===== flow/design.v =====
`timescale 1ns / 1ps
module lcd_controller(
    input clk,
    input rst,
    input en,
    input cmd,
    input [7:0] data,
    output reg [7:4] DB,
    output reg LCD_E,
    output reg LCD_RS,
    output LCD_RW,
    output reg busy
    );
	assign LCD_RW = 0;
  wire buffer_write;
  reg buffer_read;
  reg [7:0] buffer_data;
  reg buffer_cmd;
  wire buffer_full;
  wire buffer_empty;
  reg [8:0] memory [0:31];
  reg [4:0] head, tail;
  always @ (negedge clk, posedge rst)
    if (rst)
      tail <= 0;
    else
      if (buffer_write)
        tail <= tail + 1;
  always @ (posedge clk)
    if (buffer_write)
      memory[tail - 5'd1] <= {cmd, data};
  always @ (negedge clk, posedge rst)
    if (rst)
      head <= 0;
    else
      if (buffer_read)
        head <= head + 1;
  always @ (posedge clk, posedge rst)
    if (rst)
      {buffer_cmd, buffer_data} <= 0;
    else
      if (buffer_read)
        {buffer_cmd, buffer_data} <= memory[head - 5'd1];
  reg [6:0] count;
  always @ (posedge clk, posedge rst)
    if (rst)
      count <= 0;
    else
      case ({buffer_write, buffer_read})
        2'b10: count <= count + 1;
        2'b01: count <= count - 1;
      endcase
  assign buffer_empty = (count == 0) ? 1'b1 : 0;
  assign buffer_full = (count == 7'd31) ? 1'b1 : 0;
  reg [24:0] init_seq_count;
  reg [3:0] init_seq_state;
	reg mode_state;
	parameter INIT_MODE = 1'b0;
	parameter NORMAL_MODE = 1'b1;
  reg [7:0] data_init;
  parameter IDLE = 4'd0;
  parameter FIFTEENMS = 4'd1;
  parameter ONE = 4'd2;
  parameter TWO = 4'd3;
  parameter THREE = 4'd4;
  parameter FOUR = 4'd5;
  parameter FIVE = 4'd6;
  parameter SIX = 4'd7;
  parameter SEVEN = 4'd8;
  parameter EIGHT = 4'd9;
  parameter DONE_POWER_INIT = 4'd10;
  always @ (posedge clk, posedge rst)
    if (rst)
      init_seq_state <= IDLE;
    else
      case (init_seq_state)
        IDLE: init_seq_state <= FIFTEENMS;
        FIFTEENMS:
          if (init_seq_count == (25'd750000 - 25'd1)) init_seq_state <= ONE;
          else init_seq_state <= FIFTEENMS;
        ONE:
          if (init_seq_count == (25'd12 - 25'd1)) init_seq_state <= TWO;
          else init_seq_state <= ONE;
        TWO:
          if (init_seq_count == (25'd205000 - 25'd1)) init_seq_state <= THREE;
          else init_seq_state <= TWO;
        THREE:
          if (init_seq_count == (25'd12 - 25'd1)) init_seq_state <= FOUR;
          else init_seq_state <= THREE;
        FOUR:
          if (init_seq_count == (25'd5000 - 25'd1)) init_seq_state <= FIVE;
          else init_seq_state <= FOUR;
        FIVE:
          if (init_seq_count == (25'd12 - 25'd1)) init_seq_state <= SIX;
          else init_seq_state <= FIVE;
        SIX:
          if (init_seq_count == (25'd2000 - 25'd1)) init_seq_state <= SEVEN;
          else init_seq_state <= SIX;
        SEVEN:
          if (init_seq_count == (25'd12 - 25'd1)) init_seq_state <= EIGHT;
          else init_seq_state <= SEVEN;
        EIGHT:
          if (init_seq_count == (25'd2000 - 25'd1)) init_seq_state <= DONE_POWER_INIT;
          else init_seq_state <= EIGHT;
        default: init_seq_state <= DONE_POWER_INIT;
      endcase
  always @ (posedge clk, posedge rst)
    if (rst)
      init_seq_count <= 0;
    else
      case (init_seq_state)
        FIFTEENMS:
          if (init_seq_count == (25'd750000 - 25'd1)) init_seq_count <= 0;
          else init_seq_count <= init_seq_count + 1;
        ONE, THREE, FIVE, SEVEN:
          if (init_seq_count == (25'd12 - 25'd1)) init_seq_count <= 0;
          else init_seq_count <= init_seq_count + 1;
        TWO:
          if (init_seq_count == (25'd205000 - 25'd1)) init_seq_count <= 0;
          else init_seq_count <= init_seq_count + 1;
        FOUR:
          if (init_seq_count == (25'd5000 - 25'd1)) init_seq_count <= 0;
          else init_seq_count <= init_seq_count + 1;
        SIX, EIGHT:
          if (init_seq_count == (25'd2000 - 25'd1)) init_seq_count <= 0;
          else init_seq_count <= init_seq_count + 1;
      endcase
  reg [3:0] timing_seq_state;
  reg [16:0] timing_count;
  parameter INIT_TIMING = 4'd0;
  parameter HIGH_SETUP = 4'd1;
  parameter HIGH_HOLD = 4'd2;
  parameter ONEUS = 4'd3;
  parameter LOW_SETUP = 4'd4;
  parameter LOW_HOLD = 4'd5;
  parameter FORTYUS = 4'd6;
  parameter CLEAR_HOME_PAUSE = 4'd7;
  parameter DONE_WRITE = 4'd8;
  parameter CLEAR_CMD = 8'h01;
  parameter HOME_CMD = 7'h01;
	reg tx_init;
  always @ (posedge clk, posedge rst)
    if (rst)
      timing_seq_state <= 0;
    else
      case (timing_seq_state)
        INIT_TIMING:
          if (tx_init) timing_seq_state <= HIGH_SETUP;
          else timing_seq_state <= INIT_TIMING;
        HIGH_SETUP:
          if (timing_count == 17'd2 - 17'd1) timing_seq_state <= HIGH_HOLD;
          else timing_seq_state <= HIGH_SETUP;
        HIGH_HOLD:
          if (timing_count == 17'd12 - 17'd1) timing_seq_state <= ONEUS;
          else timing_seq_state <= HIGH_HOLD;
        ONEUS:
          if (timing_count == 17'd50 - 17'd1) timing_seq_state <= LOW_SETUP;
          else timing_seq_state <= ONEUS;
        LOW_SETUP:
          if (timing_count == 17'd2 - 17'd1) timing_seq_state <= LOW_HOLD;
          else timing_seq_state <= LOW_SETUP;
        LOW_HOLD:
          if (timing_count == 17'd12 - 17'd1) timing_seq_state <= FORTYUS;
          else timing_seq_state <= LOW_HOLD;
        FORTYUS:
          if (timing_count == 17'd2000 - 17'd1)
            case (mode_state)
              INIT_MODE:
                if ( (data_init == CLEAR_CMD) || (data_init[7:1] == HOME_CMD) )
                  timing_seq_state <= CLEAR_HOME_PAUSE;
                else
                  timing_seq_state <= DONE_WRITE;
              NORMAL_MODE:
                if ( (buffer_data == CLEAR_CMD ) || (buffer_data[7:1] == HOME_CMD) )
                  timing_seq_state <= CLEAR_HOME_PAUSE;
                else
                  timing_seq_state <= DONE_WRITE;
              default: timing_seq_state <= DONE_WRITE;
            endcase
          else
            timing_seq_state <= FORTYUS;
        CLEAR_HOME_PAUSE:
          if (timing_count == 17'd82000 - 17'd1) timing_seq_state <= DONE_WRITE;
          else timing_seq_state <= CLEAR_HOME_PAUSE;
        DONE_WRITE: timing_seq_state <= INIT_TIMING;
      endcase
  always @ (posedge clk, posedge rst)
    if (rst)
      timing_count <= 0;
    else
      case (timing_seq_state)
        HIGH_SETUP, LOW_SETUP:
          if (timing_count == 17'd2 - 17'd1) timing_count <= 0;
          else timing_count <= timing_count + 1;
        HIGH_HOLD, LOW_HOLD:
          if (timing_count == 17'd12 - 17'd1) timing_count <= 0;
          else timing_count <= timing_count + 1;
        ONEUS:
          if (timing_count == 17'd50 - 17'd1) timing_count <= 0;
          else timing_count <= timing_count + 1;
        FORTYUS:
          if (timing_count == 17'd2000 - 17'd1) timing_count <= 0;
          else timing_count <= timing_count + 1;
        CLEAR_HOME_PAUSE:
          if (timing_count == 17'd82000 - 17'd1) timing_count <= 0;
          else timing_count <= timing_count + 1;
      endcase
  reg [5:0] init_mode_state;
  reg [25:0] main_counter;
  parameter INIT = 6'd0;
  parameter FUNCTION_SET = 6'd1;
  parameter ENTRY_SET = 6'd2;
  parameter SET_DISPLAY = 6'd3;
  parameter CLEAR_DISPLAY = 6'd4;
  parameter SET_ADDR = 6'd5;
  parameter CHAR_L = 6'd6;
  parameter CHAR_C = 6'd7;
  parameter CHAR_D1 = 6'd8;
  parameter CHAR_SPACE = 6'd9;
  parameter CHAR_R = 6'd10;
  parameter CHAR_E = 6'd11;
  parameter CHAR_A = 6'd12;
  parameter CHAR_D2 = 6'd13;
  parameter CHAR_Y = 6'd14;
  parameter ONESEC = 6'd15;
  parameter CLEAR_LCD_READY = 6'd16;
  parameter DONE_INIT_MODE = 6'd17;
  parameter TIMEONESEC = 26'd500000;
  always @ (posedge clk, posedge rst)
    if (rst)
      init_mode_state <= 0;
    else
      case (init_mode_state)
        INIT:
          if (init_seq_state == DONE_POWER_INIT) init_mode_state <= FUNCTION_SET;
          else init_mode_state <= INIT;
        FUNCTION_SET:
          if (timing_seq_state == DONE_WRITE) init_mode_state <= ENTRY_SET;
          else init_mode_state <= FUNCTION_SET;
        ENTRY_SET:
          if (timing_seq_state == DONE_WRITE) init_mode_state <= SET_DISPLAY;
          else init_mode_state <= ENTRY_SET;
        SET_DISPLAY:
          if (timing_seq_state == DONE_WRITE) init_mode_state <= CLEAR_DISPLAY;
          else init_mode_state <= SET_DISPLAY;
        CLEAR_DISPLAY:
          if (timing_seq_state == DONE_WRITE) init_mode_state <= SET_ADDR;
          else init_mode_state <= CLEAR_DISPLAY;
        SET_ADDR:
          if (timing_seq_state == DONE_WRITE) init_mode_state <= CHAR_L;
          else init_mode_state <= SET_ADDR;
        CHAR_L:
          if (timing_seq_state == DONE_WRITE) init_mode_state <= CHAR_C;
          else init_mode_state <= CHAR_L;
        CHAR_C:
          if (timing_seq_state == DONE_WRITE) init_mode_state <= CHAR_D1;
          else init_mode_state <= CHAR_C;
        CHAR_D1:
          if (timing_seq_state == DONE_WRITE) init_mode_state <= CHAR_SPACE;
          else init_mode_state <= CHAR_D1;
        CHAR_SPACE:
          if (timing_seq_state == DONE_WRITE) init_mode_state <= CHAR_R;
          else init_mode_state <= CHAR_SPACE;
        CHAR_R:
          if (timing_seq_state == DONE_WRITE) init_mode_state <= CHAR_E;
          else init_mode_state <= CHAR_R;
        CHAR_E:
          if (timing_seq_state == DONE_WRITE) init_mode_state <= CHAR_A;
          else init_mode_state <= CHAR_E;
        CHAR_A:
          if (timing_seq_state == DONE_WRITE) init_mode_state <= CHAR_D2;
          else init_mode_state <= CHAR_A;
        CHAR_D2:
          if (timing_seq_state == DONE_WRITE) init_mode_state <= CHAR_Y;
          else init_mode_state <= CHAR_D2;
        CHAR_Y:
          if (timing_seq_state == DONE_WRITE) init_mode_state <= ONESEC;
          else init_mode_state <= CHAR_Y;
        ONESEC:
          if (main_counter == TIMEONESEC - 26'd1) init_mode_state <= CLEAR_LCD_READY;
          else init_mode_state <= ONESEC;
        CLEAR_LCD_READY:
          if (timing_seq_state == DONE_WRITE) init_mode_state <= DONE_INIT_MODE;
          else init_mode_state <= CLEAR_LCD_READY;
        default:
          init_mode_state <= DONE_INIT_MODE;
      endcase
  always @ (posedge clk, posedge rst)
    if (rst)
      main_counter <= 0;
    else
      case (init_mode_state)
        ONESEC:
          if (main_counter == TIMEONESEC - 26'd1) main_counter <= 0;
          else main_counter <= main_counter + 1;
        default: main_counter <= 0;
      endcase
	always @ (posedge clk, posedge rst)
		if (rst)
			mode_state <= 0;
		else
			case (mode_state)
				INIT_MODE:
					if (init_mode_state == DONE_INIT_MODE) mode_state <= NORMAL_MODE;
					else mode_state <= INIT_MODE;
				default: mode_state <= NORMAL_MODE;
			endcase
	reg normal_mode_state;
  parameter NORMAL_MODE_IDLE = 1'd0;
  parameter WRITE_DATA = 1'd1;
  always @ (posedge clk, posedge rst)
    if (rst)
      normal_mode_state <= 0;
    else
      case (normal_mode_state)
        NORMAL_MODE_IDLE:
          if (!buffer_empty)
            normal_mode_state <= WRITE_DATA;
          else
            normal_mode_state <= NORMAL_MODE_IDLE;
        WRITE_DATA:
          if (timing_seq_state == DONE_WRITE) normal_mode_state <= NORMAL_MODE_IDLE;
          else normal_mode_state <= WRITE_DATA;
        default: normal_mode_state <= NORMAL_MODE_IDLE;
      endcase
  always @ (*) begin
  	case (mode_state)
  		INIT_MODE:
        case (init_mode_state)
          FUNCTION_SET, ENTRY_SET, SET_DISPLAY, CLEAR_DISPLAY, SET_ADDR,
          CHAR_L, CHAR_C, CHAR_D1, CHAR_SPACE, CHAR_R, CHAR_E, CHAR_A, CHAR_D2,
          CHAR_Y, CLEAR_LCD_READY:
            tx_init <= 1'b1;
          default:
            tx_init <= 0;
        endcase
  		NORMAL_MODE:
  			case (normal_mode_state)
          WRITE_DATA:
  					tx_init <= 1'b1;
  				default:
  					tx_init <= 0;
  			endcase
  	endcase
  end
  always @ (*)
		case (mode_state)
			INIT_MODE:
				case (init_mode_state)
				  CHAR_L, CHAR_C, CHAR_D1, CHAR_SPACE, CHAR_R, CHAR_E, CHAR_A,
				  CHAR_D2, CHAR_Y:
            LCD_RS <= 1'b1;
				  default:
            LCD_RS <= 0;
				endcase
			NORMAL_MODE:
				case (normal_mode_state)
          WRITE_DATA:
            LCD_RS <= ~buffer_cmd;
					default:
            LCD_RS <= 0;
				endcase
		endcase
  always @ (*)
		case (init_mode_state)
		  FUNCTION_SET: data_init <= 8'h28;
		  ENTRY_SET: data_init <= 8'h06;
		  SET_DISPLAY: data_init <= 8'h0D;
		  CLEAR_DISPLAY, CLEAR_LCD_READY: data_init <= 8'h01;
		  SET_ADDR: data_init <= 8'h80;
		  CHAR_L: data_init <= 8'h4C;
		  CHAR_C: data_init <= 8'h43;
		  CHAR_D1: data_init <= 8'h44;
		  CHAR_SPACE: data_init <= 8'h20;
		  CHAR_R: data_init <= 8'h72;
		  CHAR_E: data_init <= 8'h65;
		  CHAR_A: data_init <= 8'h61;
		  CHAR_D2: data_init <= 8'h64;
		  CHAR_Y: data_init <= 8'h79;
		  default: data_init <= 0;
		endcase
  always @ (*)
		case (mode_state)
			INIT_MODE:
				case (init_mode_state)
				  INIT:
            case (init_seq_state)
              ONE, THREE, FIVE:
                DB <= 4'h3;
              SEVEN:
                DB <= 4'h2;
              default: DB <= 0;
            endcase
				  default:
            case (timing_seq_state)
              HIGH_SETUP, HIGH_HOLD: DB <= data_init[7:4];
              LOW_SETUP, LOW_HOLD: DB <= data_init[3:0];
              default: DB <= 0;
            endcase
				endcase
			NORMAL_MODE:
        case (normal_mode_state)
          WRITE_DATA:
            case (timing_seq_state)
              HIGH_SETUP, HIGH_HOLD: DB <= buffer_data[7:4];
              LOW_SETUP, LOW_HOLD: DB <= buffer_data[3:0];
              default: DB <= 0;
            endcase
          default: DB <= 0;
        endcase
		endcase
  always @ (*)
		case (mode_state)
			INIT_MODE:
				case (init_mode_state)
				  INIT:
            case (init_seq_state)
              ONE, THREE, FIVE, SEVEN:
                LCD_E <= 1'b1;
              default: LCD_E <= 0;
            endcase
				  default:
            case (timing_seq_state)
              HIGH_SETUP, LOW_SETUP: LCD_E <= 0;
              HIGH_HOLD, LOW_HOLD: LCD_E <= 1'b1;
              default: LCD_E <= 0;
            endcase
				endcase
			NORMAL_MODE:
				case (timing_seq_state)
					HIGH_SETUP, LOW_SETUP: LCD_E <= 0;
					HIGH_HOLD, LOW_HOLD: LCD_E <= 1'b1;
					default: LCD_E <= 0;
				 endcase
		endcase
  always @ (*)
		case (mode_state)
			INIT_MODE:
				case (init_mode_state)
				  DONE_INIT_MODE: busy <= 1'b0;
				  default: busy <= 1'b1;
				endcase
			NORMAL_MODE:
        if (buffer_full) busy <= 1'b1;
        else busy <= 1'b0;
		endcase
  assign buffer_write = ((en) && (!buffer_full)) ? 1'b1 : 0;
  always @ (posedge clk, posedge rst)
    if (rst)
      buffer_read <= 0;
    else
      case (mode_state)
        NORMAL_MODE:
          case (normal_mode_state)
            NORMAL_MODE_IDLE:
              if (!buffer_empty) buffer_read <= 1'b1;
              else buffer_read <= 0;
            default: buffer_read <= 0;
          endcase
        default:
          buffer_read <= 0;
      endcase
endmodule
`timescale 1ns / 1ps
module snaptest(
  input clk,
  input rst,
  input busy,
  input PS2_CLK,
  input PS2_DATA,
  output reg en,
  output reg cmd,
  output reg [7:0] data,
  output reg [7:0] LED
  );
  reg ps2cf;
  reg ps2df;
  wire en_sr_clk_filter;
  wire en_sr_data_filter;
  wire [7:0] ps2_clk_filter;
  wire [7:0] ps2_data_filter;
  shift_register_8bit S1 (
    .clk(clk),
    .rst(rst),
    .en(en_sr_clk_filter),
    .din(PS2_CLK),
    .sr(ps2_clk_filter)
    );
  shift_register_8bit S2 (
    .clk(clk),
    .rst(rst),
    .en(en_sr_data_filter),
    .din(PS2_DATA),
    .sr(ps2_data_filter)
    );
  assign en_sr_clk_filter = 1'b1;
  always @ (posedge clk, posedge rst)
    if (rst)
      ps2cf <= 1'b1;   
    else
      if (ps2_clk_filter == 8'hff) ps2cf <= 1'b1;
      else if (ps2_clk_filter == 8'h00) ps2cf <= 0;
  assign en_sr_data_filter = 1'b1;
  always @ (posedge clk, posedge rst)
    if (rst)
      ps2df <= 1'b1;   
    else
      if (ps2_data_filter == 8'hff) ps2df <= 1'b1;
      else if (ps2_data_filter == 8'h00) ps2df <= 0;
  wire en_sr_keyval1;
  wire en_sr_keyval2;
  wire en_sr_keyval3;
  wire [10:0] sr_val1;
  wire [10:0] sr_val2;
  wire [10:0] sr_val3;
  reg [7:0] keyval1;
  reg [7:0] keyval2;
  reg [7:0] keyval3;
  shift_register_11bit SE1 (
    .clk(clk),
    .rst(rst),
    .en(en_sr_keyval1),
    .din(ps2df),
    .sr(sr_val1)
    );
  shift_register_11bit SE2 (
    .clk(clk),
    .rst(rst),
    .en(en_sr_keyval2),
    .din(ps2df),
    .sr(sr_val2)
    );
  shift_register_11bit SE3 (
    .clk(clk),
    .rst(rst),
    .en(en_sr_keyval3),
    .din(ps2df),
    .sr(sr_val3)
    );
  reg [4:0] state;
  reg [3:0] bit_count;
  parameter IDLE = 5'd0;
  parameter WTCLKLO1 = 5'd1;
  parameter SHIFT1_IN = 5'd2;
  parameter WTCLKHI1 = 5'd3;
  parameter GETKEY1 = 5'd4;
  parameter WTCLKLO2 = 5'd5;
  parameter SHIFT2_IN = 5'd6;
  parameter WTCLKHI2 = 5'd7;
  parameter GETKEY2 = 5'd8;
  parameter BREAKEY = 5'd9;
  parameter WTCLKLO3 = 5'd10;
  parameter SHIFT3_IN = 5'd11;
  parameter WTCLKHI3 = 5'd12;
  parameter GETKEY3 = 5'd13;
  parameter SENDDATA = 5'd14;
  parameter SENDASCII = 5'd15;
  parameter SENDBACKSPACE = 5'd16;
  parameter SENDARROWKEY = 5'd17;
  parameter SENDCAPSLOCK = 5'd18;
  always @ (posedge clk, posedge rst) begin
    if (rst) begin
      state <= 0;
    end
    else begin
      case (state)
        IDLE:
          if (ps2df) state <= IDLE;
          else state <= WTCLKLO1;
        WTCLKLO1:
          case (ps2cf)
            1'b0: state <= SHIFT1_IN;
            1'b1:
              if (bit_count == 11) state <= GETKEY1;
              else state <= WTCLKLO1;
          endcase
        SHIFT1_IN: state <= WTCLKHI1;
        WTCLKHI1:
          if (ps2cf) state <= WTCLKLO1;
          else state <= WTCLKHI1;
        GETKEY1: state <= WTCLKLO2;
		    WTCLKLO2:
          case (ps2cf)
            1'b0: state <= SHIFT2_IN;
            1'b1:
              if (bit_count == 11) state <= GETKEY2;
              else state <= WTCLKLO2;
          endcase
        SHIFT2_IN: state <= WTCLKHI2;
        WTCLKHI2:
          if (ps2cf) state <= WTCLKLO2;
          else state <= WTCLKHI2;
        GETKEY2: state <= BREAKEY;
        BREAKEY:
          if (keyval2 == 8'hF0)
            state <= WTCLKLO3;
          else if (keyval1 == 8'hE0)
            state <= WTCLKLO1;
          else if ((keyval1 == 8'hF0) && ((keyval2 == 8'h12) || (keyval2 == 8'h59)))  
            state <= IDLE;
          else
            state <= WTCLKLO2;
        WTCLKLO3:
          case (ps2cf)
            1'b0: state <= SHIFT3_IN;
            1'b1:
              if (bit_count == 11) state <= GETKEY3;
              else state <= WTCLKLO3;
          endcase
        SHIFT3_IN: state <= WTCLKHI3;
        WTCLKHI3:
          if (ps2cf) state <= WTCLKLO3;
          else state <= WTCLKHI3;
        GETKEY3: state <= SENDDATA;
		    SENDDATA:
    			case (keyval3)
    				8'h66: state <= SENDBACKSPACE;
    				8'h75, 8'h6B, 8'h72, 8'h74: state <= SENDARROWKEY;
            8'h12, 8'h59: state <= IDLE;  
            8'h58: state <= SENDCAPSLOCK;
    				default: state <= SENDASCII;
    			endcase
        SENDASCII:
          if (keyval1 == 8'h12)
            state <= WTCLKLO2;
          else
            state <= IDLE;
		    SENDARROWKEY, SENDBACKSPACE, SENDCAPSLOCK: state <= IDLE;
		endcase
    end
  end
  always @ (posedge clk, posedge rst) begin
    if (rst) begin
      bit_count <= 0;
    end
    else begin
      case (state)
        WTCLKHI1, WTCLKHI2, WTCLKHI3:
          if (ps2cf) bit_count <= bit_count + 1;
        GETKEY1, GETKEY2, GETKEY3:
          bit_count <= 0;
        default:
          bit_count <= bit_count;
      endcase
    end
  end
  assign en_sr_keyval1 = (state == SHIFT1_IN) ? 1'b1 : 0;
  assign en_sr_keyval2 = (state == SHIFT2_IN) ? 1'b1 : 0;
  assign en_sr_keyval3 = (state == SHIFT3_IN) ? 1'b1 : 0;
  always @ (posedge clk, posedge rst) begin
    if (rst)
      keyval1 <= 0;
    else
      if (state == GETKEY1)
        keyval1 <= sr_val1[9:1];
  end
  always @ (posedge clk, posedge rst) begin
    if (rst)
      keyval2 <= 0;
    else
      if (state == GETKEY2)
        keyval2 <= sr_val2[9:1];
  end
  always @ (posedge clk, posedge rst) begin
    if (rst)
      keyval3 <= 0;
    else
      if (state == GETKEY3)
        keyval3 <= sr_val3[9:1];
  end
	reg data_ready;
	always @ (*)
		if (state == SENDDATA)
			data_ready <= 1'b1;
		else
			data_ready <= 0;
	reg [7:0] ascii;
	reg ascii_read;
	reg backspace_read;
	reg arrowkey_read;
  reg shiftkey_read;
  reg capslock_read;
  always @ (*)
    if (state == SENDCAPSLOCK)
      capslock_read <= 1'b1;
    else
      capslock_read <= 0;
  always @ (*)
    if ((state == SENDASCII) && ((keyval1 == 8'h12) || (keyval1 == 8'h59)))
      shiftkey_read <= 1'b1;
    else
      shiftkey_read <= 0;
  always @ (*)
    if (state == SENDASCII)
      ascii_read <= 1'b1;
    else
      ascii_read <= 0;
  always @ (*)
    if (state == SENDBACKSPACE)
      backspace_read <= 1'b1;
    else
      backspace_read <= 0;
  always @ (*)
    if (state == SENDARROWKEY)
      arrowkey_read <= 1'b1;
    else
      arrowkey_read <= 0;
  parameter caps_small_base = 8'h61;
	parameter caps_large_base = 8'h41;
	reg [7:0] caps_base;
	always @ (posedge clk, posedge rst)
    if (rst)
      caps_base <= caps_small_base;
    else
      if (capslock_read)
        case (caps_base)
          caps_small_base:
            if (keyval3 == 8'h58) caps_base <= caps_large_base;
            else caps_base <= caps_small_base;
          caps_large_base:
            if (keyval3 == 8'h58) caps_base <= caps_small_base;
            else caps_base <= caps_large_base;
        endcase
	always @ (posedge clk, posedge rst) begin
		if (rst) begin
			ascii <= 0;
		end
		else begin
			if (state == SENDASCII) begin
				case (keyval3)
					8'h1C:
            if (shiftkey_read)
              case (caps_base)
                caps_small_base: ascii <= (caps_large_base + 0);
                caps_large_base: ascii <= (caps_small_base + 0);
              endcase
            else
              ascii <= (caps_base + 0);	 
					8'h32:
            if (shiftkey_read)
              case (caps_base)
                caps_small_base: ascii <= (caps_large_base + 1);
                caps_large_base: ascii <= (caps_small_base + 1);
              endcase
            else
              ascii <= (caps_base + 1);	 
					8'h21:
            if (shiftkey_read)
              case (caps_base)
                caps_small_base: ascii <= (caps_large_base + 2);
                caps_large_base: ascii <= (caps_small_base + 2);
              endcase
            else
              ascii <= (caps_base + 2);	 
					8'h23:
            if (shiftkey_read)
              case (caps_base)
                caps_small_base: ascii <= (caps_large_base + 3);
                caps_large_base: ascii <= (caps_small_base + 3);
              endcase
            else
              ascii <= (caps_base + 3);	 
					8'h24:
            if (shiftkey_read)
              case (caps_base)
                caps_small_base: ascii <= (caps_large_base + 4);
                caps_large_base: ascii <= (caps_small_base + 4);
              endcase
            else
              ascii <= (caps_base + 4);	 
					8'h2B:
            if (shiftkey_read)
              case (caps_base)
                caps_small_base: ascii <= (caps_large_base + 5);
                caps_large_base: ascii <= (caps_small_base + 5);
              endcase
            else
              ascii <= (caps_base + 5);	 
					8'h34:
            if (shiftkey_read)
              case (caps_base)
                caps_small_base: ascii <= (caps_large_base + 6);
                caps_large_base: ascii <= (caps_small_base + 6);
              endcase
            else
              ascii <= (caps_base + 6);	 
					8'h33:
            if (shiftkey_read)
              case (caps_base)
                caps_small_base: ascii <= (caps_large_base + 7);
                caps_large_base: ascii <= (caps_small_base + 7);
              endcase
            else
              ascii <= (caps_base + 7);	 
					8'h43:
            if (shiftkey_read)
              case (caps_base)
                caps_small_base: ascii <= (caps_large_base + 8);
                caps_large_base: ascii <= (caps_small_base + 8);
              endcase
            else
              ascii <= (caps_base + 8);	 
					8'h3B:
            if (shiftkey_read)
              case (caps_base)
                caps_small_base: ascii <= (caps_large_base + 9);
                caps_large_base: ascii <= (caps_small_base + 9);
              endcase
            else
              ascii <= (caps_base + 9);	 
					8'h42:
            if (shiftkey_read)
              case (caps_base)
                caps_small_base: ascii <= (caps_large_base + 10);
                caps_large_base: ascii <= (caps_small_base + 10);
              endcase
            else
              ascii <= (caps_base + 10);	 
					8'h4B:
            if (shiftkey_read)
              case (caps_base)
                caps_small_base: ascii <= (caps_large_base + 11);
                caps_large_base: ascii <= (caps_small_base + 11);
              endcase
            else
              ascii <= (caps_base + 11);	 
					8'h3A:
            if (shiftkey_read)
              case (caps_base)
                caps_small_base: ascii <= (caps_large_base + 12);
                caps_large_base: ascii <= (caps_small_base + 12);
              endcase
            else
              ascii <= (caps_base + 12);	 
					8'h31:
            if (shiftkey_read)
              case (caps_base)
                caps_small_base: ascii <= (caps_large_base + 13);
                caps_large_base: ascii <= (caps_small_base + 13);
              endcase
            else
              ascii <= (caps_base + 13);	 
					8'h44:
            if (shiftkey_read)
              case (caps_base)
                caps_small_base: ascii <= (caps_large_base + 14);
                caps_large_base: ascii <= (caps_small_base + 14);
              endcase
            else
              ascii <= (caps_base + 14);	 
					8'h4D:
            if (shiftkey_read)
              case (caps_base)
                caps_small_base: ascii <= (caps_large_base + 15);
                caps_large_base: ascii <= (caps_small_base + 15);
              endcase
            else
              ascii <= (caps_base + 15);	 
					8'h15:
            if (shiftkey_read)
              case (caps_base)
                caps_small_base: ascii <= (caps_large_base + 16);
                caps_large_base: ascii <= (caps_small_base + 16);
              endcase
            else
              ascii <= (caps_base + 16);	 
					8'h2D:
            if (shiftkey_read)
              case (caps_base)
                caps_small_base: ascii <= (caps_large_base + 17);
                caps_large_base: ascii <= (caps_small_base + 17);
              endcase
            else
              ascii <= (caps_base + 17);	 
					8'h1B:
            if (shiftkey_read)
              case (caps_base)
                caps_small_base: ascii <= (caps_large_base + 18);
                caps_large_base: ascii <= (caps_small_base + 18);
              endcase
            else
              ascii <= (caps_base + 18);	 
					8'h2C:
            if (shiftkey_read)
              case (caps_base)
                caps_small_base: ascii <= (caps_large_base + 19);
                caps_large_base: ascii <= (caps_small_base + 19);
              endcase
            else
              ascii <= (caps_base + 19);	 
					8'h3C:
            if (shiftkey_read)
              case (caps_base)
                caps_small_base: ascii <= (caps_large_base + 20);
                caps_large_base: ascii <= (caps_small_base + 20);
              endcase
            else
              ascii <= (caps_base + 20);	 
					8'h2A:
            if (shiftkey_read)
              case (caps_base)
                caps_small_base: ascii <= (caps_large_base + 21);
                caps_large_base: ascii <= (caps_small_base + 21);
              endcase
            else
              ascii <= (caps_base + 21);	 
					8'h1D:
            if (shiftkey_read)
              case (caps_base)
                caps_small_base: ascii <= (caps_large_base + 22);
                caps_large_base: ascii <= (caps_small_base + 22);
              endcase
            else
              ascii <= (caps_base + 22);	 
					8'h22:
            if (shiftkey_read)
              case (caps_base)
                caps_small_base: ascii <= (caps_large_base + 23);
                caps_large_base: ascii <= (caps_small_base + 23);
              endcase
            else
              ascii <= (caps_base + 23);	 
					8'h35:
            if (shiftkey_read)
              case (caps_base)
                caps_small_base: ascii <= (caps_large_base + 24);
                caps_large_base: ascii <= (caps_small_base + 24);
              endcase
            else
              ascii <= (caps_base + 24);	 
					8'h1A:
            if (shiftkey_read)
              case (caps_base)
                caps_small_base: ascii <= (caps_large_base + 25);
                caps_large_base: ascii <= (caps_small_base + 25);
              endcase
            else
              ascii <= (caps_base + 25);	 
					8'h45, 8'h70: ascii <= 8'h30;	 
					8'h16, 8'h69: ascii <= 8'h31;	 
					8'h1E, 8'h72: ascii <= 8'h32;	 
					8'h26, 8'h7A: ascii <= 8'h33;	 
					8'h25, 8'h6B: ascii <= 8'h34;	 
					8'h2E, 8'h73: ascii <= 8'h35;	 
					8'h36, 8'h74: ascii <= 8'h36;	 
					8'h3D, 8'h6C: ascii <= 8'h37;	 
					8'h3E, 8'h75: ascii <= 8'h38;	 
					8'h46, 8'h7D: ascii <= 8'h39;	 
					8'h29: ascii <= 8'h20;
					default: ascii <= 8'h41;
				endcase
			end
		end
	end
	assign caps_lock_make_code = (keyval3 == 8'h58) ? 1'b1 : 0;
  parameter S_IDLE = 5'd0;
  parameter S_2 = 5'd2;
  parameter S_ASCII = 5'd3;
  parameter S_WRASCII1 = 5'd4;
  parameter S_WRASCII2 = 5'd5;
  parameter S_WRASCII3 = 5'd6;
  parameter S_CNT16 = 5'd7;
  parameter S_CNT32 = 5'd8;
  parameter S_BACKSPACE = 5'd9;
  parameter S_MOVEADDRLOWRIGHTA = 5'd10;
  parameter S_MOVEADDRLOWRIGHTB = 5'd11;
  parameter S_MOVEADDRLEFTA = 5'd12;
  parameter S_WRSPACE = 5'd13;
  parameter S_MOVEADDRLEFTB = 5'd14;
  parameter S_ARROWKEY = 5'd15;
  parameter S_MOVEADDRARWUP = 5'd16;
  parameter S_MOVEADDRARWDOWN = 5'd17;
  parameter S_MOVEADDRARWLEFT = 5'd18;
  parameter S_MOVEADDRARWRIGHT = 5'd19;
  reg [4:0] data_controller_state;
  reg [5:0] char_count;
  always @ (posedge clk, posedge rst)
    if (rst)
      data_controller_state <= S_IDLE;
    else
      case(data_controller_state)
        S_IDLE:
    			if (!caps_lock_make_code)
            if (char_count == 6'd32)
              data_controller_state <= S_CNT32;
            else
      				case ({busy, data_ready})
      					2'b10: data_controller_state <= S_IDLE;
      					2'b01: data_controller_state <= S_2;
      					default: data_controller_state <= S_IDLE;
      				endcase
    			else
    				data_controller_state <= S_IDLE;
        S_2:
    			if (backspace_read)
    				data_controller_state <= S_BACKSPACE;
    			else if (ascii_read)
    				data_controller_state <= S_ASCII;
    			else if (arrowkey_read)
    				data_controller_state <= S_ARROWKEY;
        S_ASCII:
          if (char_count == 6'd16)
            data_controller_state <= S_CNT16;
          else
            data_controller_state <= S_WRASCII1;
  		  S_WRASCII1: data_controller_state <= S_WRASCII2;
  		  S_WRASCII2:
    			if (!busy)
    				data_controller_state <= S_WRASCII3;
    			else
    				data_controller_state <= S_WRASCII2;
  		  S_WRASCII3: data_controller_state <= S_IDLE;
  		  S_CNT16: data_controller_state <= S_WRASCII1;
  		  S_CNT32: data_controller_state <= S_IDLE;
  		  S_BACKSPACE:
    			if (char_count == 0)
    				data_controller_state <= S_MOVEADDRLOWRIGHTA;
    			else
    				data_controller_state <= S_MOVEADDRLEFTA;
  		  S_MOVEADDRLEFTA: data_controller_state <= S_WRSPACE;
  		  S_MOVEADDRLOWRIGHTA: data_controller_state <= S_WRSPACE;
  		  S_WRSPACE:
    			if (char_count == 0)
    				data_controller_state <= S_MOVEADDRLOWRIGHTB;
    			else
    				data_controller_state <= S_MOVEADDRLEFTB;
  		  S_MOVEADDRLEFTB: data_controller_state <= S_IDLE;
  		  S_MOVEADDRLOWRIGHTB: data_controller_state <= S_IDLE;
  		  S_ARROWKEY:
          case (keyval3)
            8'h75: data_controller_state <= S_MOVEADDRARWUP;
            8'h72: data_controller_state <= S_MOVEADDRARWDOWN;
            8'h6B: data_controller_state <= S_MOVEADDRARWLEFT;
            8'h74: data_controller_state <= S_MOVEADDRARWRIGHT;
          endcase
        S_MOVEADDRARWUP: data_controller_state <= S_IDLE;
        S_MOVEADDRARWDOWN: data_controller_state <= S_IDLE;
        S_MOVEADDRARWLEFT: data_controller_state <= S_IDLE;
        S_MOVEADDRARWRIGHT: data_controller_state <= S_IDLE;
		endcase
  reg [5:0] char_count_sub;
  reg line_bit;
	always @ (*)
    if (char_count <= 6'd16)
      line_bit <= 0;
    else
      line_bit <= 1'b1;
	always @ (*)
    if (char_count <= 6'd16)
      char_count_sub <= 6'd1;
    else
      char_count_sub <= 6'd17;
  always @ (posedge clk, posedge rst)
    if (rst)
      {cmd,data} <= 0;
    else
  		case (data_controller_state)
  			S_WRASCII3: {cmd,data} <= {1'b0, ascii};
  			S_CNT16: {cmd,data} <= {1'b1, 8'hC0};
  			S_CNT32: {cmd,data} <= {1'b1, 8'h80};
  			S_MOVEADDRLEFTA,
        S_MOVEADDRLEFTB:
          {cmd, data} <= {1'b1, 1'b1, line_bit, char_count[5:0] - char_count_sub};
  			S_WRSPACE: {cmd, data} <= {1'b0, 8'h20};
  			S_MOVEADDRLOWRIGHTA, S_MOVEADDRLOWRIGHTB:
  				{cmd, data} <= {1'b1, 8'hCF};
        S_MOVEADDRARWUP, S_MOVEADDRARWDOWN:
          if (line_bit)
            {cmd, data} <= {1'b1, 1'b1, ~line_bit, char_count[5:0] - char_count_sub + 6'd1};
          else
            {cmd, data} <= {1'b1, 1'b1, ~line_bit, char_count[5:0]};
        S_MOVEADDRARWLEFT:
          if (char_count == 6'd16)
            {cmd, data} <= {1'b1, 8'h8F};
          else if (char_count == 6'd0)
            {cmd, data} <= {1'b1, 8'hCF};
          else
            {cmd, data} <= {1'b1, 1'b1, line_bit, char_count[5:0] - char_count_sub};
        S_MOVEADDRARWRIGHT:
          if (char_count == 6'd15)
            {cmd, data} <= {1'b1, 8'hC0};
          else if (char_count == 6'd31)
            {cmd, data} <= {1'b1, 8'h80};
          else
            {cmd, data} <= {1'b1, 1'b1, line_bit, char_count[5:0] - char_count_sub + 6'd2};
  		endcase
  always @ (posedge clk)
    if (rst)
      en <= 0;
    else
  		case (data_controller_state)
  			S_WRASCII3,
        S_CNT16,
        S_CNT32,
        S_MOVEADDRLEFTA,
        S_MOVEADDRLEFTB,
  			S_WRSPACE,
        S_MOVEADDRLOWRIGHTA,
        S_MOVEADDRLOWRIGHTB,
        S_MOVEADDRARWUP,
        S_MOVEADDRARWDOWN,
        S_MOVEADDRARWLEFT,
        S_MOVEADDRARWRIGHT:
  				en <= 1'b1;
  			default:
  				en <= 0;
		  endcase
	always @ (posedge clk, posedge rst) begin
		if (rst)
			char_count <= 0;
		else
			case (data_controller_state)
				S_WRASCII3: char_count <= char_count + 1;
				S_CNT32: char_count <= 0;
				S_MOVEADDRLEFTB: char_count <= char_count - 1;
        S_MOVEADDRLOWRIGHTB: char_count <= 6'd31;
        S_MOVEADDRARWUP,
        S_MOVEADDRARWDOWN:
          if (char_count > 16)
            char_count <= char_count - 6'd16;
          else
            char_count <= char_count + 6'd16;
        S_MOVEADDRARWLEFT:
          if (char_count == 6'd0)
            char_count <= 6'd31;
          else
            char_count <= char_count - 1;
        S_MOVEADDRARWRIGHT:
          if (char_count == 6'd31)
            char_count <= 0;
          else
            char_count <= char_count + 1;
			endcase
	end
	always @ (posedge clk, posedge rst) begin
    if (rst)
      LED <= 0;
    else
		  LED <= keyval1;
  end
endmodule
module shift_register_11bit(
  input clk,
  input rst,
  input en,
  input din,
  output reg [10:0] sr
  );
  always @ (posedge clk, posedge rst)
    if (rst)
      sr <= 0;
    else
      if (en)
        sr <= {din, sr[10:1]};
endmodule
module shift_register_8bit(
  input clk,
  input rst,
  input en,
  input din,
  output reg [7:0] sr
  );
  always @ (posedge clk, posedge rst)
    if (rst)
      sr <= 8'hff;
    else
      if (en)
        sr <= {din, sr[7:1]};
endmodule
`timescale 1ns / 1ps
module lcd_top(
  input clk,
  input rst,
  input PS2_CLK,
  input PS2_DATA,
  output [7:4] DB,
  output LCD_E,
  output LCD_RS,
  output LCD_RW,
  output [7:0] LED
  );
  wire busy;
  wire cmd;
  wire en;
  wire [7:0] data;
  snaptest LD1 (
    .clk(clk),
    .rst(rst),
    .busy(busy),
	 .PS2_CLK(PS2_CLK),
	 .PS2_DATA(PS2_DATA),
    .cmd(cmd),
    .en(en),
    .data(data),
	 .LED(LED)
    );
  lcd_controller LC1 (
    .clk(clk),
    .rst(rst),
    .en(en),
    .cmd(cmd),
    .data(data),
    .DB(DB),
    .LCD_E(LCD_E),
    .LCD_RS(LCD_RS),
    .LCD_RW(LCD_RW),
    .busy(busy)
    );
endmodule

===== flow/run.sh =====
#!/bin/bash
# the make line also repeats each setting of config.mk as NAME=value (left out here)
make -C /OpenROAD-flow-scripts/flow DESIGN_CONFIG=/design/flow/config.mk WORK_HOME=/design/flow/orfs CLKGATE_MAP_FILE= finish

===== flow/config.mk =====
export PLATFORM = sky130hd
export DESIGN_NAME = lcd_top
export DESIGN_NICKNAME = lcd_top
export VERILOG_FILES = /design/flow/design.v
export SDC_FILE = /design/flow/constraint.sdc
export NUM_CORES = 4
export LEC_CHECK = 0
export CAP_MARGIN = 20
export CORE_MARGIN = 2
export CORE_UTILIZATION = 57
export CTS_CLUSTER_SIZE = 92
export PLACE_DENSITY = 0.41
export SLEW_MARGIN = 20

===== flow/constraint.sdc =====
create_clock -name core_clock -period 10.5 [get_ports {clk}]
set_input_delay 2.1000 -clock core_clock [delete_from_list [all_inputs] [get_ports {clk}]]
set_output_delay 2.1000 -clock core_clock [all_outputs]
set_load 0.01 [all_outputs]

==> run summary, run 1 <==
Total buffers and inverters traversed by the critical path - 2
Final Wtd Congestion - 0.9013
CTS tree - built
Chip area from the yosys synthesis statistics - 0.02500 mm^2
Tool Warnings - 46
Critical-path top delay cell - sky130_fd_sc_hd__buf_4
Fraction of power consumed by the clock network - 47.0%
Critical path, cell by cell - buf_4 -> buf_4 -> mux4_2 -> mux4_2 -> mux2i_1 -> a21oi_1
Setup TNS Final - 0 ns
Area overhead of the layout relative to synthesis - 10.61%
Total gr overflow - 0
Cts repair resizes - 0
Dominant combinational cell family by area after synthesis - simple AND/OR/NAND/NOR gates
Number of cells traversed by the worst register-to-register path - 6
Clk Tree Root Cell - sky130_fd_sc_hd__clkbuf_16
Cells after synthesis - 1941
Fraction of the mapped netlist area in simple logic gates - 13.29%
Drt first-iter violations - 1678
Post-Synthesis Cell Area - 0.02500 mm^2
Area fraction in compound gates - 8.437%
Die height - 213.4 um
Most used standard cells in the synthesized netlist - 288 x sky130_fd_sc_hd__edfxtp_1, 221 x sky130_fd_sc_hd__dfrtp_1, 171 x sky130_fd_sc_hd__nor2_1
Maximum clock skew at final layout - 0.03629 ns
Hold EP - LD1.S2.sr[3]
Max stage delay on crit path - 0.67 ns
Area occupied by registers - 0.01503 mm^2
Source of the worst hold timing path - LD1.S2.sr[4]
Final core utilization - 64.06%
Portion of netlist area occupied by mux cells - 10.97%
Wire length of the first global-routing pass - 89800 um
Global Route Usage Sum - 25.86%
Final number of setup-violating endpoints - 0
Share of the synthesized netlist area taken by xor and xnor gates - 3.008%
Hold violation total from the final report - 0
Fa+ha+maj area frac - 1.832%
Tally of buffers added on design ports - 17
Worst reg2reg setup slack - 2.01 ns
Maximum number of pins on one net before global-route repair - 81
Instance area after placement - 0.02570 mm^2
Floorplan Utilization - 57.92%
Critical Path Stages - 6
Num CTS Buffers - 56
Number of fillers in the final layout - 3320
Max Fanout on Critical Path - 41
Cell row count - 76
Max-slew violation count - 0
Relative max-transition margin - 32.13%
Area occupied by multi-input gates - 0.009435 mm^2
Die area - 0.04556 mm^2
Vias in the first global route - 15660
Leakage power summed over all cells - 9.508 nW
Number of enable flip-flop cells - 288
Transition time at the pin with the least slew margin - 1.018 ns
Endpoint type of the worst setup path - flop
Reported clock group power - 0.00207 W
Top pwr grp - sequential cells
Startpoint of the lowest-slack register-to-register path - LC1.head[0]
# clock sinks - 542
Number of H-tree levels - 2
Internal power - 0.003499 W
Sequential Power Share - 51.5%
Die X-Extent - 213.4 um
Power per standard cell area - 159.0 mW/mm^2
Cells after DPL - 2467
Outcome - finished clean
Non-filler cells in the finished layout - 2573
Top cell family by delay on the critical path - multiplexers
Residual DRC count - 0
Drt via density - 6.192
Combinational Power Share - 1.5%
Flop and latch count out of synthesis - 542
Residual antenna-violating net count after detailed routing - 0
Initial antenna violation count - 0
Fin nets - 1981
Power consumption - 0.004397 W
WL per Instance - 22.30 um
DR vias - 15930
Main flop type - sky130_fd_sc_hd__edfxtp_1
Power in sequential cells - 0.00226 W
Comb group - 0.0000668 W
Critical Path Start Type - flop
Post-synthesis area per instance - 12.88 um^2
Worst-path clk slew - 0.06 ns
Clk buf depth - 3
Capturing point of the worst reg2reg path - LC1.buffer_data[4]
Placed wire-length estimate after detailed placement - 38620 um
Switching share of power - 20.42%
Maximum vdd ir drop - 0.1403 mV
Worst setup path class - reg2reg
Setup Fix Bufs, Post-CTS - 0
Worst EP required - 10.95 ns
Start point of the critical path - LC1.head[0]
Yosys warnings - 5
Hold-fix buffers, CTS - 0
Share of synthesized area occupied by flip-flops and latches - 60.10%
Ys async rst share - 46.68%
Setup repair after global routing missed its margin - false
Switching pwr - 0.0008979 W
Cell area after layout - 0.02766 mm^2
Clock Latency Late Sink - 0.61 ns
Capture point of the critical path - LC1.buffer_data[4]
Most repeated cell in the gate-level netlist after synthesis - sky130_fd_sc_hd__edfxtp_1
Drt pass-1 iters - 5
Worst hold path cell count - 0
Area of the core - 0.04317 mm^2
Distinct lib cells - 86
ANT cells - 0
Worst Hold Class - reg2reg
Final Routed Wirelength - 57380 um
Max_cap viols - 0
Top-Level Pins - 19
Yosys stat cell total - 1941
Fraction of post-synthesis cell area in the top cell type by area - 34.59%
Top cells by area - sky130_fd_sc_hd__edfxtp_1 35%, sky130_fd_sc_hd__dfrtp_1 22%, sky130_fd_sc_hd__mux4_2 8.1%
Biggest area consumer among synthesized cells - sky130_fd_sc_hd__edfxtp_1
Arrival time at the worst endpoint - 8.94 ns
[per-layer routing]
metal	routed length (um)	up-vias	GRT usage (%)
li1	-	7335	-
met1	23880	8018	35.04
met2	28570	484	43.19
met3	3210	95	3.896
met4	1720	0	8.908
met5	0	-	0
[through the flow]
| step | setup slack, ns | hold WS, ns |
|---|---|---|
| 2_1_floorplan | -0.02003 | 0.3518 |
| 3_3_place_gp | 2.005 | 0.3549 |
| 3_5_place_dp | 1.952 | 0.3618 |
| 4_1_cts | 1.955 | 0.3703 |
| 5_1_grt | 1.741 | 0.3713 |
| 6_report | 2.010 | 0.3673 |
[final cells by class]
class	instances	area share (%)
tap	585	2.647
clock inverter	26	1.203
sequential	542	54.34
inverter	51	0.7058
multi-input combinational	1254	34.12
timing repair buffer	36	1.199
clock buffer	79	5.791
==> run 2, diff against run 1 <==
ABC_AREA = 1   (was default)
CAP_MARGIN = 5   (was 20)
CORE_UTILIZATION = 70   (was 57)
CTS_CLUSTER_DIAMETER = 271   (was default)
CTS_CLUSTER_SIZE = default   (was 92)
GPL_TIMING_DRIVEN = 1   (was default)
PLACE_DENSITY = default   (was 0.41)
PLACE_DENSITY_LB_ADDON = 0.03   (was default)
SETUP_SLACK_MARGIN = -0.55   (was default)
clock period = 7.69 ns   (was 10.5 ns; I/O delays follow)
==> run 2 against run 1 <==
- sequential share of layout area decreased by 2.6 points
- clock-buffer cell count decreased by 10
- power increased by 39%
- register-to-register slack got worse by 1.1 ns
- combinational power increased by 87%
- flip-flop count unchanged
- clock power increased by 39%
- die area decreased by 13%
- synthesized area increased by 6.1%
- design area increased by 5.0%
- first-iteration DRC count increased by 12%
- critical endpoint is now LC1.memory[9][8]
- largest power group unchanged
==> run summary, run 2 <==
Sequential Power Share - 50.7% (-0.8 points)
Area occupied by registers - 0.01503 mm^2 (about the same)
Maximum clock skew at final layout - 0.06566 ns (+0.02936 ns)
Instance area after placement - 0.02706 mm^2 (+5.3%)
Power per standard cell area - 210.1 mW/mm^2 (+32%)
Placed wire-length estimate after detailed placement - 43800 um (+13%)
WL per Instance - 19.33 um (-13%)
Drt via density - 6.167 (-0.41%)
Hold slack final - 0.3649 ns (-0.002411 ns)
Source of the worst hold timing path - LD1.S1.sr[3]
Initial antenna violation count - 1 (+1)
Critical Path Stages - 5 (-1)
Max_cap viols - 0 (unchanged)
Transition time at the pin with the least slew margin - 1.093 ns (+0.07517 ns)
Dominant combinational cell family by area after synthesis - simple AND/OR/NAND/NOR gates
Drt first-iter violations - 1878 (+12%)
Critical Path Start Type - flop
Cells after DPL - 3352 (+36%)
Hold-fix buffers, CTS - 0 (unchanged)
Critical path, cell by cell - inv_1 -> ha_1 -> xnor2_1 -> nand2_1 -> nor2_1
Worst-path clk slew - 0.06 ns (about the same)
Area overhead of the layout relative to synthesis - 9.387%
Die X-Extent - 198.7 um (-6.9%)
Total buffers and inverters traversed by the critical path - 1 (-1)
Worst setup path class - reg2reg
Area of the core - 0.03749 mm^2 (-13%)
Cells after synthesis - 2900 (+49%)
Clock Latency Late Sink - 0.63 ns (+0.02 ns)
Post-synthesis area per instance - 9.151 um^2 (-29%)
Wire length of the first global-routing pass - 105900 um (+18%)
Fin nets - 2936 (+48%)
Final number of setup-violating endpoints - 0 (unchanged)
Relative max-transition margin - 27.12% (-5.0 points)
Worst reg2reg setup slack - 0.95 ns (-1.06 ns)
Top cell family by delay on the critical path - simple AND/OR/NAND/NOR gates
Tally of buffers added on design ports - 17 (unchanged)
Vias in the first global route - 20640 (+32%)
Fraction of the mapped netlist area in simple logic gates - 22.66% (+9.4 points)
Startpoint of the lowest-slack register-to-register path - LC1.tail[0]
Number of cells traversed by the worst register-to-register path - 5 (-1)
Global Route Usage Sum - 34.19% (+8.3 points)
Max Fanout on Critical Path - 9 (-78%)
Yosys warnings - 5 (unchanged)
Yosys stat cell total - 2900 (+49%)
DR vias - 21290 (+34%)
Capturing point of the worst reg2reg path - LC1.memory[9][8]
Reported clock group power - 0.00288 W (+39%)
Num CTS Buffers - 53 (-5.4%)
Hold violation total from the final report - 0 (unchanged)
Start point of the critical path - LC1.tail[0]
Dpl ws - 1.027 ns (-0.9246 ns)
Cts repair resizes - 0 (unchanged)
Clk buf depth - 3 (unchanged)
Die height - 198.7 um (-6.9%)
Fraction of power consumed by the clock network - 47.2% (+0.2 points)
Switching share of power - 20.86% (+0.44 points)
Power in sequential cells - 0.00309 W (+37%)
Number of fillers in the final layout - 2491 (-25%)
Worst EP required - 7.95 ns (-3.00 ns)
Most repeated cell in the gate-level netlist after synthesis - sky130_fd_sc_hd__nand2_1
Fraction of post-synthesis cell area in the top cell type by area - 32.59% (-2.0 points)
Share of synthesized area occupied by flip-flops and latches - 56.63% (-3.5 points)
Number of enable flip-flop cells - 288 (unchanged)
Leakage power summed over all cells - 11.08 nW (+16%)
Drt pass-1 iters - 6 (+1)
Clk Tree Root Cell - sky130_fd_sc_hd__clkbuf_16
Cell area after layout - 0.02903 mm^2 (+5.0%)
Power consumption - 0.006097 W (+39%)
Top-Level Pins - 19 (unchanged)
Flop and latch count out of synthesis - 542 (unchanged)
Comb group - 0.000125 W (+87%)
Floorplan Utilization - 70.79% (+13 points)
Internal power - 0.004825 W (+38%)
Post-Synthesis Cell Area - 0.02654 mm^2 (+6.1%)
Area fraction in compound gates - 10.99% (+2.5 points)
Top pwr grp - sequential cells
Number of H-tree levels - 2 (unchanged)
Main flop type - sky130_fd_sc_hd__edfxtp_1
Capture point of the critical path - LC1.memory[9][8]
Final Wtd Congestion - 0.9578 (+6.3%)
Die area - 0.03948 mm^2 (-13%)
Combinational Power Share - 2.0% (+0.5 points)
Max stage delay on crit path - 0.77 ns (+0.10 ns)
Area occupied by multi-input gates - 0.009987 mm^2 (+5.8%)
Maximum vdd ir drop - 0.2122 mV (+51%)
Most used standard cells in the synthesized netlist - 539 x sky130_fd_sc_hd__nand2_1, 438 x sky130_fd_sc_hd__nor2_1, 288 x sky130_fd_sc_hd__edfxtp_1
Ys async rst share - 46.68% (unchanged)
Endpoint type of the worst setup path - flop
CTS tree - built
Setup repair after global routing missed its margin - false
Chip area from the yosys synthesis statistics - 0.02654 mm^2 (+6.1%)
Worst hold path cell count - 0 (unchanged)
Total gr overflow - 0 (unchanged)
Final Routed Wirelength - 66730 um (+16%)
Maximum number of pins on one net before global-route repair - 108 (+33%)
Worst Hold Class - reg2reg
Final critical-path setup slack - 0.9471 ns (-1.063 ns)
Top cells by area - sky130_fd_sc_hd__edfxtp_1 33%, sky130_fd_sc_hd__dfrtp_1 21%, sky130_fd_sc_hd__nand2_1 7.6%
Max-slew violation count - 0 (unchanged)
Arrival time at the worst endpoint - 7.00 ns (-1.94 ns)
# clock sinks - 542 (unchanged)
Fa+ha+maj area frac - 1.726% (-0.11 points)
Critical-path top delay cell - sky130_fd_sc_hd__nor2_1
Share of the synthesized netlist area taken by xor and xnor gates - 2.141% (-0.87 points)
Setup Fix Bufs, Post-CTS - 0 (unchanged)
Outcome - finished clean
Switching pwr - 0.001272 W (+42%)
Residual DRC count - 0 (unchanged)
Tool Warnings - 48 (+4.3%)
Hold EP - LD1.S1.sr[2]
Portion of netlist area occupied by mux cells - 0.03772% (-11 points)
Cell row count - 71 (-6.6%)
Biggest area consumer among synthesized cells - sky130_fd_sc_hd__edfxtp_1
Distinct lib cells - 64 (-26%)
Residual antenna-violating net count after detailed routing - 0 (unchanged)
Non-filler cells in the finished layout - 3453 (+34%)
==> run 2: final cells by class <==
cell class | instances | share of cell area, %
tap | 511 | 2.203
sequential | 542 | 51.78
clock inverter | 31 | 1.703
clock buffer | 69 | 5.052
multi-input combinational | 1977 | 34.41
antenna | 1 | 0.008621
timing repair buffer | 34 | 1.082
inverter | 288 | 3.763
==> run 2: metrics by stage <==
stage	TNS [ns]	util, %
6_report	0	77.43
5_1_grt	0	77.43
4_1_cts	0	77.40
3_5_place_dp	0	72.17
3_3_place_gp	0	72.17
2_1_floorplan	-8.630	-
==> run 2: routing by layer <==
metal | up-vias | wire length, um | track usage [%] | share of wire, %
met5 | - | 0 | 0 | 0
met4 | 0 | 2226 | 13.32 | 3.3
met3 | 171 | 5604 | 5.205 | 8.4
met2 | 1107 | 32790 | 57.93 | 49
met1 | 10120 | 26110 | 44.74 | 39
li1 | 9894 | - | - | -
==> run 3, diff against run 2 <==
ABC_AREA = default   (was 1)
CAP_MARGIN = 40   (was 5)
CORE_UTILIZATION = 66   (was 70)
CTS_CLUSTER_DIAMETER = default   (was 271)
GPL_ROUTABILITY_DRIVEN = 0   (was default)
GPL_TIMING_DRIVEN = default   (was 1)
MAX_ROUTING_LAYER = met4   (was default)
PLACE_DENSITY_LB_ADDON = 0.13   (was 0.03)
SETUP_SLACK_MARGIN = 2.1   (was -0.55)
SLEW_MARGIN = 0   (was 20)
clock period = 8.19 ns   (was 7.69 ns; I/O delays follow)
==> run 3 against run 2 <==
- via count is 17% lower
- highest routed layer unchanged
- combinational power is about 10% lower
- synthesized cell count shrank 33%
- worst hold slack improved by 0.00060 ns
- final cell count fell by 25%
- setup slack better by 0.58 ns
- sequential share of layout area shrank 0.95 points
==> run summary, run 3 <==
Outcome - finished clean
Vias in the first global route - 16490 (-20%)
Capturing point of the worst reg2reg path - LC1.buffer_data[4]
Yosys warnings - 5 (unchanged)
Drt first-iter violations - 2393 (+27%)
Total gr overflow - 0 (unchanged)
Dominant combinational cell family by area after synthesis - simple AND/OR/NAND/NOR gates
Flop and latch count out of synthesis - 542 (unchanged)
Area of the core - 0.03749 mm^2 (unchanged)
Clock Latency Late Sink - 0.64 ns (about the same)
Residual antenna-violating net count after detailed routing - 0 (unchanged)
Global Route Usage Sum - 33.11% (-1.1 points)
Dpl ws - 1.434 ns (+0.4065 ns)
Max Fanout on Critical Path - 6 (-3)
Top pwr grp - sequential cells
Number of fillers in the final layout - 2120 (-15%)
Fraction of the mapped netlist area in simple logic gates - 13.29% (-9.4 points)
Chip area from the yosys synthesis statistics - 0.02500 mm^2 (-5.8%)
Num CTS Buffers - 53 (unchanged)
Fraction of post-synthesis cell area in the top cell type by area - 34.59% (+2.0 points)
Yosys stat cell total - 1941 (-33%)
Maximum clock skew at final layout - 0.05869 ns (-0.006969 ns)
Reported clock group power - 0.00261 W (-9.4%)
Fraction of power consumed by the clock network - 46.4% (-0.8 points)
Source of the worst hold timing path - LD1.S2.sr[4]
Critical Path Start Type - flop
Final Routed Wirelength - 68320 um (+2.4%)
Most used standard cells in the synthesized netlist - 288 x sky130_fd_sc_hd__edfxtp_1, 221 x sky130_fd_sc_hd__dfrtp_1, 171 x sky130_fd_sc_hd__nor2_1
Main flop type - sky130_fd_sc_hd__edfxtp_1
Distinct lib cells - 86 (+34%)
Fin nets - 2082 (-29%)
Drt pass-1 iters - 9 (+3)
Wire length of the first global-routing pass - 96560 um (-8.8%)
Final core utilization - 78.86% (+1.4 points)
Maximum vdd ir drop - 0.2439 mV (+15%)
Floorplan Utilization - 66.69% (-4.1 points)
CTS tree - built
Area overhead of the layout relative to synthesis - 18.24%
Share of the synthesized netlist area taken by xor and xnor gates - 3.008% (+0.87 points)
Instance area after placement - 0.02597 mm^2 (-4.0%)
Portion of netlist area occupied by mux cells - 10.97% (+11 points)
Final critical-path setup slack - 1.524 ns (+0.5769 ns)
Start point of the critical path - LC1.head[1]
Top-Level Pins - 19 (unchanged)
Number of H-tree levels - 2 (unchanged)
Combinational Power Share - 1.9% (about the same)
Worst EP required - 8.67 ns (+0.72 ns)
Max_cap viols - 0 (unchanged)
Switching share of power - 22.16% (+1.3 points)
Share of synthesized area occupied by flip-flops and latches - 60.10% (+3.5 points)
Ys async rst share - 46.68% (unchanged)
Die area - 0.03946 mm^2 (about the same)
Tally of buffers added on design ports - 17 (unchanged)
Worst reg2reg setup slack - 1.52 ns (+0.58 ns)
Hold-fix buffers, CTS - 0 (unchanged)
Number of cells traversed by the worst register-to-register path - 8 (+3)
Post-Synthesis Cell Area - 0.02500 mm^2 (-5.8%)
Worst-path clk slew - 0.07 ns (about the same)
Drt via density - 6.800 (+10%)
Relative max-transition margin - 37.71% (+11 points)
Top cell family by delay on the critical path - multiplexers
Startpoint of the lowest-slack register-to-register path - LC1.head[1]
Max-slew violation count - 0 (unchanged)
Area occupied by registers - 0.01503 mm^2 (about the same)
Hold violation total from the final report - 0 (unchanged)
Arrival time at the worst endpoint - 7.14 ns (+0.14 ns)
Power per standard cell area - 189.9 mW/mm^2 (-9.6%)
Most repeated cell in the gate-level netlist after synthesis - sky130_fd_sc_hd__edfxtp_1
Cell row count - 71 (unchanged)
Hold EP - LD1.S2.sr[3]
Fa+ha+maj area frac - 1.832% (+0.11 points)
Total buffers and inverters traversed by the critical path - 3 (+2)
Top cells by area - sky130_fd_sc_hd__edfxtp_1 35%, sky130_fd_sc_hd__dfrtp_1 22%, sky130_fd_sc_hd__mux4_2 8.1%
Capture point of the critical path - LC1.buffer_data[4]
Maximum number of pins on one net before global-route repair - 72 (-33%)
Final number of setup-violating endpoints - 0 (unchanged)
Cells after synthesis - 1941 (-33%)
Tool Warnings - 46 (-4.2%)
Area occupied by multi-input gates - 0.009978 mm^2 (about the same)
Power in sequential cells - 0.00290 W (-6%)
Clk buf depth - 3 (unchanged)
Leakage power summed over all cells - 10.25 nW (-7.5%)
Post-synthesis area per instance - 12.88 um^2 (+41%)
Transition time at the pin with the least slew margin - 0.9273 ns (-0.1659 ns)
Worst setup path class - reg2reg
Internal power - 0.004369 W (-9.5%)
Number of enable flip-flop cells - 288 (unchanged)
Initial antenna violation count - 1 (unchanged)
WL per Instance - 26.29 um (+36%)
Biggest area consumer among synthesized cells - sky130_fd_sc_hd__edfxtp_1
Area fraction in compound gates - 8.437% (-2.5 points)
Max stage delay on crit path - 0.54 ns (-0.23 ns)
Clk Tree Root Cell - sky130_fd_sc_hd__clkbuf_16
Worst hold path cell count - 0 (unchanged)
Comb group - 0.000109 W (-10%)
Critical-path top delay cell - sky130_fd_sc_hd__mux4_2
Residual DRC count - 0 (unchanged)
# clock sinks - 542 (unchanged)
Critical Path Stages - 8 (+3)
Die height - 198.6 um (about the same)
Worst Hold Class - reg2reg
Critical path, cell by cell - inv_1 -> ha_4 -> buf_6 -> clkbuf_16 -> mux4_2 -> mux4_2 -> mux2i_1 -> a21oi_1
DR vias - 17670 (-17%)
Setup repair after global routing missed its margin - true
Cell area after layout - 0.02956 mm^2 (+1.8%)
Die X-Extent - 198.6 um (about the same)
Switching pwr - 0.001244 W (-2.2%)
Endpoint type of the worst setup path - flop
Placed wire-length estimate after detailed placement - 35780 um (-18%)
Sequential Power Share - 51.6% (+0.9 points)
Most prevalent standard cell on the critical path - sky130_fd_sc_hd__mux4_2
==> run 3: layer usage <==
metal,wire (um),vias up,global-route usage [%]
met5,0,-,-
met4,2967,0,11.64
met3,6447,243,5.239
met2,33400,1108,51.49
met1,25510,8773,45.17
li1,-,7550,-
==> run 3: final cells by class <==
type	instances	area share, %
clock buffers	62	4.736
flip-flops and latches	542	50.84
clock inverters	38	1.380
repair buffers	128	6.454
inverters	51	0.6687
well taps	511	2.163
multi-input cells	1266	33.75
diodes	1	0.008465
==> run 3: repair_timing <==
| item | in CTS | in global routing |
|---|---|---|
| buffers inserted | 32 | 35 |
| pin swaps | 20 | 30 |
| gates resized | 64 | 38 |
| cloned | 9 | 21 |
| endpoints found under the setup margin | 302 | 301 |
==> run 3: stage by stage <==
| step | setup TNS [ns] | hold slack, ns | std cells | total power [W] |
|---|---|---|---|---|
| after global routing | 0 | 0.3691 | 2599 | 0.005747 |
| after CTS | 0 | 0.3654 | 2540 | 0.005557 |
| after floorplan | -7.130 | 0.3518 | 1942 | 0.003012 |
| after detailed placement | 0 | 0.3581 | 2399 | 0.003042 |
| after global placement | 0 | 0.3542 | 2384 | 0.003036 |
| final | 0 | 0.3655 | 2599 | 0.005613 |
==> run 4, diff against run 3 <==
CAP_MARGIN = 20   (was 40)
CORE_UTILIZATION = 52   (was 66)
GPL_ROUTABILITY_DRIVEN = default   (was 0)
MAX_ROUTING_LAYER = default   (was met4)
PLACE_DENSITY_LB_ADDON = 0.25   (was 0.13)
SETUP_SLACK_MARGIN = default   (was 2.1)
SLEW_MARGIN = 20   (was 0)
clock period = 18.5 ns   (was 8.19 ns; I/O delays follow)
==> run 4 against run 3 <==
- sequential power down 56%
- die area grew 26%
- highest routed layer unchanged
- flip-flop count stayed put
- largest power group unchanged
==> run summary, run 4 <==
Final number of setup-violating endpoints - 0 (unchanged)
Max-slew violation count - 0 (unchanged)
Maximum vdd ir drop - 0.06732 mV (-72%)
ANT cells - 0 (-1)
Area fraction in compound gates - 8.437% (unchanged)
Clk Tree Root Cell - sky130_fd_sc_hd__clkbuf_16
Relative max-transition margin - 23.43% (-14 points)
Fa+ha+maj area frac - 1.832% (unchanged)
Global Route Usage Sum - 22.22% (-11 points)
Dominant combinational cell family by area after synthesis - simple AND/OR/NAND/NOR gates
Portion of netlist area occupied by mux cells - 10.97% (unchanged)
Drt via density - 6.121 (-10%)
Total gr overflow - 0 (unchanged)
Cell area after layout - 0.02763 mm^2 (-6.5%)
Final core utilization - 58.00% (-21 points)
Critical Path Start Type - input pin
Power per standard cell area - 90.07 mW/mm^2 (-53%)
Floorplan Utilization - 52.48% (-14 points)
Hold-fix buffers, CTS - 0 (unchanged)
DR vias - 15910 (-10%)
Arrival time at the worst endpoint - 4.82 ns (-2.32 ns)
Drt first-iter violations - 1652 (-31%)
Num CTS Buffers - 55 (+3.8%)
Power in sequential cells - 0.00128 W (-56%)
Source of the worst hold timing path - LD1.S1.sr[4]
Tally of buffers added on design ports - 17 (unchanged)
Final critical-path setup slack - 5.177 ns (+3.653 ns)
Setup Fix Bufs, Post-CTS - 0 (-100%)
Biggest area consumer among synthesized cells - sky130_fd_sc_hd__edfxtp_1
Switching share of power - 20.72% (-1.4 points)
Hold violation total from the final report - 0 (unchanged)
Fraction of the mapped netlist area in simple logic gates - 13.29% (unchanged)
Endpoint type of the worst setup path - async pin
Fin nets - 1977 (-5.0%)
Tool Warnings - 43 (-6.5%)
# clock sinks - 542 (unchanged)
Worst setup path class - in2async
Yosys warnings - 5 (unchanged)
Met2 GRT Util - 36.13% (-15 points)
Fraction of power consumed by the clock network - 46.9% (+0.5 points)
Critical-path top delay cell - sky130_fd_sc_hd__clkinvlp_4
Number of fillers in the final layout - 3764 (+78%)
Start point of the critical path - rst
GR met3 Demand/Resource - 3.253% (-2.0 points)
Yosys stat cell total - 1941 (unchanged)
Area of the core - 0.04765 mm^2 (+27%)
Number of enable flip-flop cells - 288 (unchanged)
Top-Level Pins - 19 (unchanged)
Non-filler cells in the finished layout - 2599 (unchanged)
Max_cap viols - 0 (unchanged)
Cell row count - 80 (+13%)
Distinct lib cells - 86 (unchanged)
CTS tree - built
Setup repair after global routing missed its margin - false
Die area - 0.04985 mm^2 (+26%)
Initial antenna violation count - 0 (-1)
Combinational Power Share - 1.5% (-0.4 points)
Maximum number of pins on one net before global-route repair - 83 (+15%)
Cells after synthesis - 1941 (unchanged)
Top cell family by delay on the critical path - buffers and inverters
Flop and latch count out of synthesis - 542 (unchanged)
Outcome - finished clean
Capturing point of the worst reg2reg path - LC1.buffer_data[5]
Startpoint of the lowest-slack register-to-register path - LC1.head[0]
Ys async rst share - 46.68% (unchanged)
Number of H-tree levels - 2 (unchanged)
Worst-path clk slew - 0.06 ns (about the same)
Hold EP - LD1.S1.sr[3]
Worst hold path cell count - 0 (unchanged)
Critical Path Stages - 2 (-6)
==> run 4: stage by stage <==
step           hold WS [ns]  total power [W]
2_1_floorplan        0.3518         0.001333
5_1_grt              0.3712         0.002568
6_report             0.3667         0.002489
4_1_cts              0.3687         0.002510
3_3_place_gp         0.3572         0.001344
3_5_place_dp         0.3573         0.001346
==> run 4: routing by layer <==
metal	up-vias	part of all wire, %
met1	7958	44
met2	529	48
li1	7335	-
met3	87	5.9
met5	-	0
met4	0	2.4
==> run 4: final cells by class <==
type	count	area [um^2]	share of cell area [%]
sequential	542	15030	54.40
multi-input combinational	1254	9428	34.12
clock buffer	68	1498	5.420
tap	615	769.5	2.785
clock inverter	36	419.2	1.517
timing repair buffer	33	290.3	1.050
inverter	51	195.2	0.7064
Power figures rest on the tool's default switching activity, not on a simulated workload.
